==> inputs of maple <==
==> flow/design.v (excerpt) <==
module amber_mul (
input                       i_clk,
input                       i_rst,           
input                       i_start,
input                       i_accumulate,    
input       [31:0]          i_a,             
input       [31:0]          i_b,             
input       [31:0]          i_c,             
output                      o_ready,
output                      o_done,
output      [31:0]          o_result,
output      [1:0]           o_flags          
);
make LEC_CHECK=0 CAP_MARGIN=20 CORE_ASPECT_RATIO=0.5 CORE_MARGIN=7 CORE_UTILIZATION=56 CTS_CLUSTER_DIAMETER=318 CTS_CLUSTER_SIZE=49 PLACE_DENSITY=0.35 SLEW_MARGIN=20 finish   # period 5.0 ns
run.sh (not shown) runs the stock make flow with config.mk's settings and CLKGATE_MAP_FILE=.
==> inputs of delta, as changes to maple <==
- CORE_MARGIN: 7 -> 2
- CORE_UTILIZATION: 56 -> 40
- CTS_CLUSTER_DIAMETER: 318 -> 364
- CTS_CLUSTER_SIZE: 49 -> 91
- TNS_END_PERCENT: default -> 20
==> results <==
delta completed without violations. maple completed without violations. Combinational power is about the same in delta and maple. Global-route usage: maple is higher than delta (3.1 points). In synthesized cell count, maple and delta do not differ. Via count: delta is smaller than maple (4.2%). Of delta and maple, delta has the higher non-clock buffer count (gap 12).

==> inputs of harbor <==
==> flow/design.v <==
module a23_multiply (
input                       i_clk,
input                       i_rst,           
input                       i_fetch_stall,
input       [31:0]          i_a_in,          
input       [31:0]          i_b_in,          
input       [1:0]           i_function,
input                       i_execute,
output      [31:0]          o_out,
output      [1:0]           o_flags,         
output reg                  o_done           
);
wire        enable;
wire        accumulate;
wire [33:0] multiplier;
wire [33:0] multiplier_bar;
wire [33:0] sum;
wire [33:0] sum34_b;
reg  [5:0]  count;
reg  [5:0]  count_nxt;
reg  [67:0] product;
reg  [67:0] product_nxt;
reg  [1:0]  flags_nxt;
wire [32:0] sum_acc1;            
assign enable         = i_function[0];
assign accumulate     = i_function[1];
assign multiplier     =  { 2'd0, i_a_in} ;
assign multiplier_bar = ~{ 2'd0, i_a_in} + 34'd1 ;
assign sum34_b        =  product[1:0] == 2'b01 ? multiplier     :
                         product[1:0] == 2'b10 ? multiplier_bar :
                                                 34'd0          ;
    assign sum =  product[67:34] + sum34_b;
    assign sum_acc1 = {1'd0, product[32:1]} + {1'd0, i_a_in};
always @*
    begin
    count_nxt           = count;
    product_nxt         = product;
    flags_nxt   = { product[32], product[32:1] == 32'd0 }; 
    if ( count == 6'd0 )
        product_nxt = {33'd0, 1'd0, i_b_in, 1'd0 } ;
    else if ( count <= 6'd33 )
        product_nxt = { sum[33], sum, product[33:1]} ;
    else if ( count == 6'd34 && accumulate )
        begin
        product_nxt         = { product[64:33], sum_acc1[31:0], 1'd0};  
        end
    if (count == 6'd0)   
        count_nxt   = enable ? 6'd1 : 6'd0;
    else if ((count == 6'd34 && !accumulate) ||   
             (count == 6'd35 &&  accumulate)  )   
        count_nxt   = 6'd0;
    else
        count_nxt   = count + 1'd1;
    end
always @ ( posedge i_clk )
    if ( i_rst )
        begin
        count           <= 6'd0;
        o_done          <= 1'd0;
        end
    else if ( !i_fetch_stall )
        begin
        count           <= i_execute ? count_nxt          : count;           
        product         <= i_execute ? product_nxt        : product;        
        o_done          <= i_execute ? count == 6'd31     : o_done;          
        end
assign o_out   = product[32:1]; 
assign o_flags = flags_nxt;
endmodule
module amber_mul (
input                       i_clk,
input                       i_rst,           
input                       i_start,
input                       i_accumulate,    
input       [31:0]          i_a,             
input       [31:0]          i_b,             
input       [31:0]          i_c,             
output                      o_ready,
output                      o_done,
output      [31:0]          o_result,
output      [1:0]           o_flags          
);
reg         busy;
reg         acc_q;
reg  [31:0] a_q;
reg  [31:0] c_q;
reg         done_d1;
reg         done_d2;
reg         done_d3;
wire        mult_done;
wire        take;
wire [31:0] mult_a;
wire [1:0]  mult_function;
assign take          = i_start && !busy;
assign o_ready       = !busy;
assign mult_a        = done_d2 ? c_q : a_q;
assign mult_function = busy ? { acc_q, 1'd0 } : { i_accumulate, take };
always @ ( posedge i_clk )
    if ( take )
        begin
        acc_q <= i_accumulate;
        a_q   <= i_a;
        c_q   <= i_c;
        end
always @ ( posedge i_clk )
    if ( i_rst )
        begin
        busy    <= 1'd0;
        done_d1 <= 1'd0;
        done_d2 <= 1'd0;
        done_d3 <= 1'd0;
        end
    else
        begin
        busy    <= take ? 1'd1 : ( o_done ? 1'd0 : busy );
        done_d1 <= mult_done;
        done_d2 <= done_d1;
        done_d3 <= done_d2 && acc_q;
        end
assign o_done = busy && ( acc_q ? done_d3 : done_d2 );
a23_multiply u_multiply (
    .i_clk          ( i_clk          ),
    .i_rst          ( i_rst          ),
    .i_fetch_stall  ( 1'd0           ),
    .i_a_in         ( mult_a         ),
    .i_b_in         ( i_b            ),
    .i_function     ( mult_function  ),
    .i_execute      ( 1'd1           ),
    .o_out          ( o_result       ),
    .o_flags        ( o_flags        ),
    .o_done         ( mult_done      )
);
endmodule
==> flow/run.sh <==
#!/bin/bash
# the make line also repeats each setting of config.mk as NAME=value (left out here)
make -C /OpenROAD-flow-scripts/flow DESIGN_CONFIG=/design/flow/config.mk WORK_HOME=/design/flow/orfs CLKGATE_MAP_FILE= finish
==> flow/config.mk <==
export PLATFORM = sky130hd
export DESIGN_NAME = amber_mul
export DESIGN_NICKNAME = amber_mul
export VERILOG_FILES = /design/flow/design.v
export SDC_FILE = /design/flow/constraint.sdc
export NUM_CORES = 4
export LEC_CHECK = 0
export CAP_MARGIN = 20
export CELL_PAD_IN_SITES_DETAIL_PLACEMENT = 2
export CELL_PAD_IN_SITES_GLOBAL_PLACEMENT = 1
export CORE_MARGIN = 3
export CORE_UTILIZATION = 40
export GPL_TIMING_DRIVEN = 0
export MAX_ROUTING_LAYER = met4
export PLACE_DENSITY_LB_ADDON = 0.03
export SETUP_SLACK_MARGIN = 0.35
export SLEW_MARGIN = 40
export TNS_END_PERCENT = 95
==> flow/constraint.sdc <==
create_clock -name core_clock -period 2.88 [get_ports {i_clk}]
set_input_delay 0.5760 -clock core_clock [delete_from_list [all_inputs] [get_ports {i_clk}]]
set_output_delay 0.5760 -clock core_clock [all_outputs]
set_load 0.01 [all_outputs]
==> zinc: changes against harbor <==
Settings changed: CELL_PAD_IN_SITES_DETAIL_PLACEMENT 2 to default, CELL_PAD_IN_SITES_GLOBAL_PLACEMENT 1 to default, CORE_MARGIN 3 to 2, CORE_UTILIZATION 40 to 60, GPL_TIMING_DRIVEN 0 to default, MAX_ROUTING_LAYER met4 to default, PLACE_DENSITY_LB_ADDON 0.03 to default, SETUP_SLACK_MARGIN 0.35 to default, SLEW_MARGIN 40 to 20, TNS_END_PERCENT 95 to default.
==> flow/constraint.sdc (replaced) <==
create_clock -name core_clock -period 2.72 [get_ports {i_clk}]
set_input_delay 0.5440 -clock core_clock [delete_from_list [all_inputs] [get_ports {i_clk}]]
set_output_delay 0.5440 -clock core_clock [all_outputs]
set_load 0.01 [all_outputs]
==> pepper: changes against harbor <==
Settings changed: CELL_PAD_IN_SITES_DETAIL_PLACEMENT 2 to default, CELL_PAD_IN_SITES_GLOBAL_PLACEMENT 1 to default, CORE_MARGIN 3 to 2, CORE_UTILIZATION 40 to 72, CTS_CLUSTER_SIZE from default to 33, GPL_TIMING_DRIVEN 0 to default, MAX_ROUTING_LAYER met4 to default, PLACE_DENSITY from default to 0.66, PLACE_DENSITY_LB_ADDON 0.03 to default, SETUP_SLACK_MARGIN 0.35 to default, SLEW_MARGIN 40 to 20, TNS_END_PERCENT 95 to default.
==> flow/constraint.sdc (replaced) <==
create_clock -name core_clock -period 4.07 [get_ports {i_clk}]
set_input_delay 0.8140 -clock core_clock [delete_from_list [all_inputs] [get_ports {i_clk}]]
set_output_delay 0.8140 -clock core_clock [all_outputs]
set_load 0.01 [all_outputs]
==> design notes <==
The die is 134.4 um tall. The horizontal die dimension reported for this design is 134.4 um. For this design, the CTS-stage hold fixing added 0 buffers.

The placement stage leaves a total instance area of 0.01412 mm^2. Looking at the clock tree report, the H-tree level count equals 4. The flow did not finish.

For the count of standard-cell rows, the log shows 47. The floorplan step defined a core boundary enclosing 0.01658 mm^2. The run ended at global routing (5_1_grt).

The first error in the log reads "[ERROR GRT-0232] Routing congestion too high. Check the congestion heatmap in the GUI".
# the run above: zinc

==> design notes <==
The flow did not finish. The flow halted during clock tree synthesis (4_1_cts). The first error in the log reads "[ERROR DPL-0033] detailed placement checks failed during check placement". For the count of standard-cell rows, the log shows 43. The run gives 0.01246 mm^2 for the cell area after placement. According to the floorplan report, the placeable core area is 0.01388 mm^2.

The run gives 123.0 um for the floorplan die height.
# the run above: pepper

==> design notes <==
The run stopped with a tool error. The step where the flow halted was global routing (5_1_grt). After clock tree synthesis, the flow added hold-fix buffers numbering 0. Synthesis produced a netlist whose cell count is 1020.

The largest area contributor in the netlist was sky130_fd_sc_hd__edfxtp_1. In this run the count of I/O pins placed on the die edge is 136. For reference, XOR and XNOR gates occupy 6.609% of the area reported after synthesis. Per the detailed placement report, the placed cell area equals 0.01249 mm^2. The logs give 0.02468 mm^2 for the area of the core and 57 for the count of standard-cell rows. The total number of H-tree levels was 4; the floorplan die height was 165.7 um. The die is 165.7 um wide.
# the run above: harbor


==> ember <==
RTL: the design.v shown in full above, as it stands there.
clock: 5.0 ns
lec_check: 0
cap_margin: 20
cell_pad_in_sites_global_placement: 3
core_aspect_ratio: 1.31
core_margin: 7
core_utilization: 40
cts_cluster_diameter: 318
cts_cluster_size: 49
place_density: 0.36
slew_margin: 20
tns_end_percent: 40
==> inputs of onyx, as changes to ember <==
CELL_PAD_IN_SITES_GLOBAL_PLACEMENT = default   (was 3)
CORE_ASPECT_RATIO = default   (was 1.31)
CORE_MARGIN = 2   (was 7)
CORE_UTILIZATION = 57   (was 40)
CTS_CLUSTER_DIAMETER = default   (was 318)
CTS_CLUSTER_SIZE = 34   (was 49)
PLACE_DENSITY = 0.6   (was 0.36)
TNS_END_PERCENT = default   (was 40)
==> flow/constraint.sdc (replaced) <==
create_clock -name core_clock -period 2.71 [get_ports {i_clk}]
set_input_delay 0.5420 -clock core_clock [delete_from_list [all_inputs] [get_ports {i_clk}]]
set_output_delay 0.5420 -clock core_clock [all_outputs]
set_load 0.01 [all_outputs]
==> flow_summary.json <==
{
  "cts_resized": 0,
  "wl_per_cell_um": 20.2,
  "rows": 66,
  "vias": 8196,
  "status": "no timing/DRC/antenna violations",
  "crit_arrival_ns": 4.92
}
[end of results for ember]
==> flow_summary.json <==
{
  "status": "finished with violations",
  "violations": "setup timing",
  "syn_nets": 1191,
  "p_leak_nw": 6.61,
  "setup_slack_ns": -2.50,
  "cts.sinks": 143,
  "rows": 48,
  "track_usage_pct": 37.4,
  "wl_per_cell_um": 26.9,
  "finalSetupViolCount": 59
}
[end of results for onyx]

==> job 1569 <==
// amber_mul: RTL as listed in full above, without the edits since
clock: 5.0 ns
lec_check: 0
cap_margin: 0
cell_pad_in_sites_global_placement: 0
core_aspect_ratio: 1.09
core_margin: 2
core_utilization: 53
cts_cluster_diameter: 59
cts_cluster_size: 23
gpl_routability_driven: 0
max_routing_layer: met4
slew_margin: 20
==> job 6208: changes against job 1569 <==
- CAP_MARGIN: 0 -> 20
- CELL_PAD_IN_SITES_GLOBAL_PLACEMENT: 0 -> not set
- CORE_ASPECT_RATIO: 1.09 -> not set
- CORE_UTILIZATION: 53 -> 71
- CTS_CLUSTER_DIAMETER: 59 -> not set
- CTS_CLUSTER_SIZE: 23 -> 35
- GPL_ROUTABILITY_DRIVEN: 0 -> not set
- MAX_ROUTING_LAYER: met4 -> not set
- PLACE_DENSITY: not set -> 0.81
==> flow/constraint.sdc (replaced) <==
create_clock -name core_clock -period 4.63 [get_ports {i_clk}]
set_input_delay 0.9260 -clock core_clock [delete_from_list [all_inputs] [get_ports {i_clk}]]
set_output_delay 0.9260 -clock core_clock [all_outputs]
set_load 0.01 [all_outputs]
==> job 5535: changes against job 1569 <==
- CAP_MARGIN: 0 -> 20
- CELL_PAD_IN_SITES_GLOBAL_PLACEMENT: 0 -> not set
- CORE_ASPECT_RATIO: 1.09 -> not set
- CORE_UTILIZATION: 53 -> 58
- CTS_CLUSTER_DIAMETER: 59 -> not set
- CTS_CLUSTER_SIZE: 23 -> not set
- GPL_ROUTABILITY_DRIVEN: 0 -> not set
- MAX_ROUTING_LAYER: met4 -> not set
- PLACE_DENSITY: not set -> 0.81
- SETUP_SLACK_MARGIN: not set -> 0.8
==> flow/constraint.sdc (replaced) <==
create_clock -name core_clock -period 2.71 [get_ports {i_clk}]
set_input_delay 0.5420 -clock core_clock [delete_from_list [all_inputs] [get_ports {i_clk}]]
set_output_delay 0.5420 -clock core_clock [all_outputs]
set_load 0.01 [all_outputs]
==> results <==
metric	job 1569	job 6208	job 5535
Outcome	no timing/DRC/antenna violations	finished with violations	stopped before the end
Last stage reached	-	-	global routing (5_1_grt)
Layout check failures	-	setup timing	-
Clock transition at path regs	0.07 ns	0.07 ns	-
Non-clock buffer share of cell area	12.8%	15.3%	-
Clock network power	1290 uW	1470 uW	-
Post-Layout Cell Count	1387	1377	-
Via total after detailed routing	8471	9871	-
Top pwr grp	registers	registers	-
Total net switching power	1350 uW	1600 uW	-
Total chip power	4110 uW	4710 uW	-
Die boundary height	149 um	124 um	137 um
Worst path max stage delay	0.45 ns	0.39 ns	-
Area overhead of the layout relative to synthesis	21.4%	25.6%	-
Data required time at the worst endpoint	5.24 ns	4.80 ns	-
Estimated wirelength of the detail-placed design	20500 um	21300 um	24800 um
End of the critical path	u_multiply.product[63]	u_multiply.product[66]	-
Hold Crit Endpoint	done_d1	done_d1	-
Setup crit start kind	register	register	-
Fmax	0.208 GHz	0.209 GHz	-
Seq. cell area	4190 um2	4190 um2	-
Via density	6.11	7.17	-
Finished layout cell area	12400 um2	12800 um2	-
Area of combinational cells with multiple inputs	5560 um2	5650 um2	-
Latency at later pin	0.43 ns	0.45 ns	-

==> trial 80: inputs <==
// amber_mul: RTL as listed in full above, without the edits since
export LEC_CHECK = 0
export ABC_AREA = 1
export CAP_MARGIN = 20
export CORE_MARGIN = 2
export CORE_UTILIZATION = 72
export MAX_ROUTING_LAYER = met4
export PLACE_DENSITY_LB_ADDON = 0.02
export SETUP_SLACK_MARGIN = 0.85
export SLEW_MARGIN = 20
create_clock -name core_clock -period 2.88 [get_ports {i_clk}]
==> inputs of build 9, as changes to trial 80 <==
Settings changed: ABC_AREA 1 to default, CAP_MARGIN 20 to 40, CORE_UTILIZATION 72 to 69, MAX_ROUTING_LAYER met4 to default, PLACE_DENSITY from default to 0.6, PLACE_DENSITY_LB_ADDON 0.02 to default, SETUP_SLACK_MARGIN 0.85 to default.
==> flow/constraint.sdc (replaced) <==
create_clock -name core_clock -period 4.44 [get_ports {i_clk}]
set_input_delay 0.8880 -clock core_clock [delete_from_list [all_inputs] [get_ports {i_clk}]]
set_output_delay 0.8880 -clock core_clock [all_outputs]
set_load 0.01 [all_outputs]
==> qor.csv <==
stage,metric,value,unit
run_status,outcome,failed layout checks,
run_status,SO Faults,negative setup slack,
placement,placer congestion estimate,0.920,
synth,"area share, top type",38.8,%
placement,Placed Cells,1366,
sta,endpoints failing setup,5,
synth,"XOR-XNOR Cells, Area Fraction",6.61,%
synth,sequential-to-total area share from yosys stat,41.0,%
synth,cell count in the Yosys report,1020,
synth,Synth Net Count,1191,
synth,"top cells by count, synth","edfxtp_1, nor2_1, ha_1",
die,die width,126,µm
synth,adder share,8.85,%
synth,YS chip area,10200,µm²
placement,dpl ws,-0.178,ns
sta,PnR worst setup slack,-0.264,ns
synth,"top comb family, area",AND-OR/OR-AND gates,
The numbers above come from build 9.

==> qor.csv <==
stage,metric,value,unit
synth,YS chip area,11100,µm²
synth,"XOR-XNOR Cells, Area Fraction",1.90,%
synth,sequential-to-total area share from yosys stat,37.8,%
placement,dpl ws,-0.872,ns
synth,adder share,8.16,%
die,full die area,16400,µm²
placement,Area after DPL,14100,µm²
synth,"top comb family, area",simple AND/OR/NAND/NOR gates,
run_status,Run Error,"[ERROR DPL-0038] Utilization greater than 100%, impossible to legalize",
synth,cell count in the Yosys report,1500,
run_status,Stop stage,4_1_cts,
synth,Synth Net Count,1671,
placement,placer congestion estimate,1.01,
die,die width,128,µm
placement,Placed Cells,1942,
synth,"area share, top type",35.8,%
run_status,outcome,did not finish,
synth,"mux frac, synth",0.0904,%
The numbers above come from trial 80.

Power figures rest on the tool's default switching activity, not on a simulated workload.
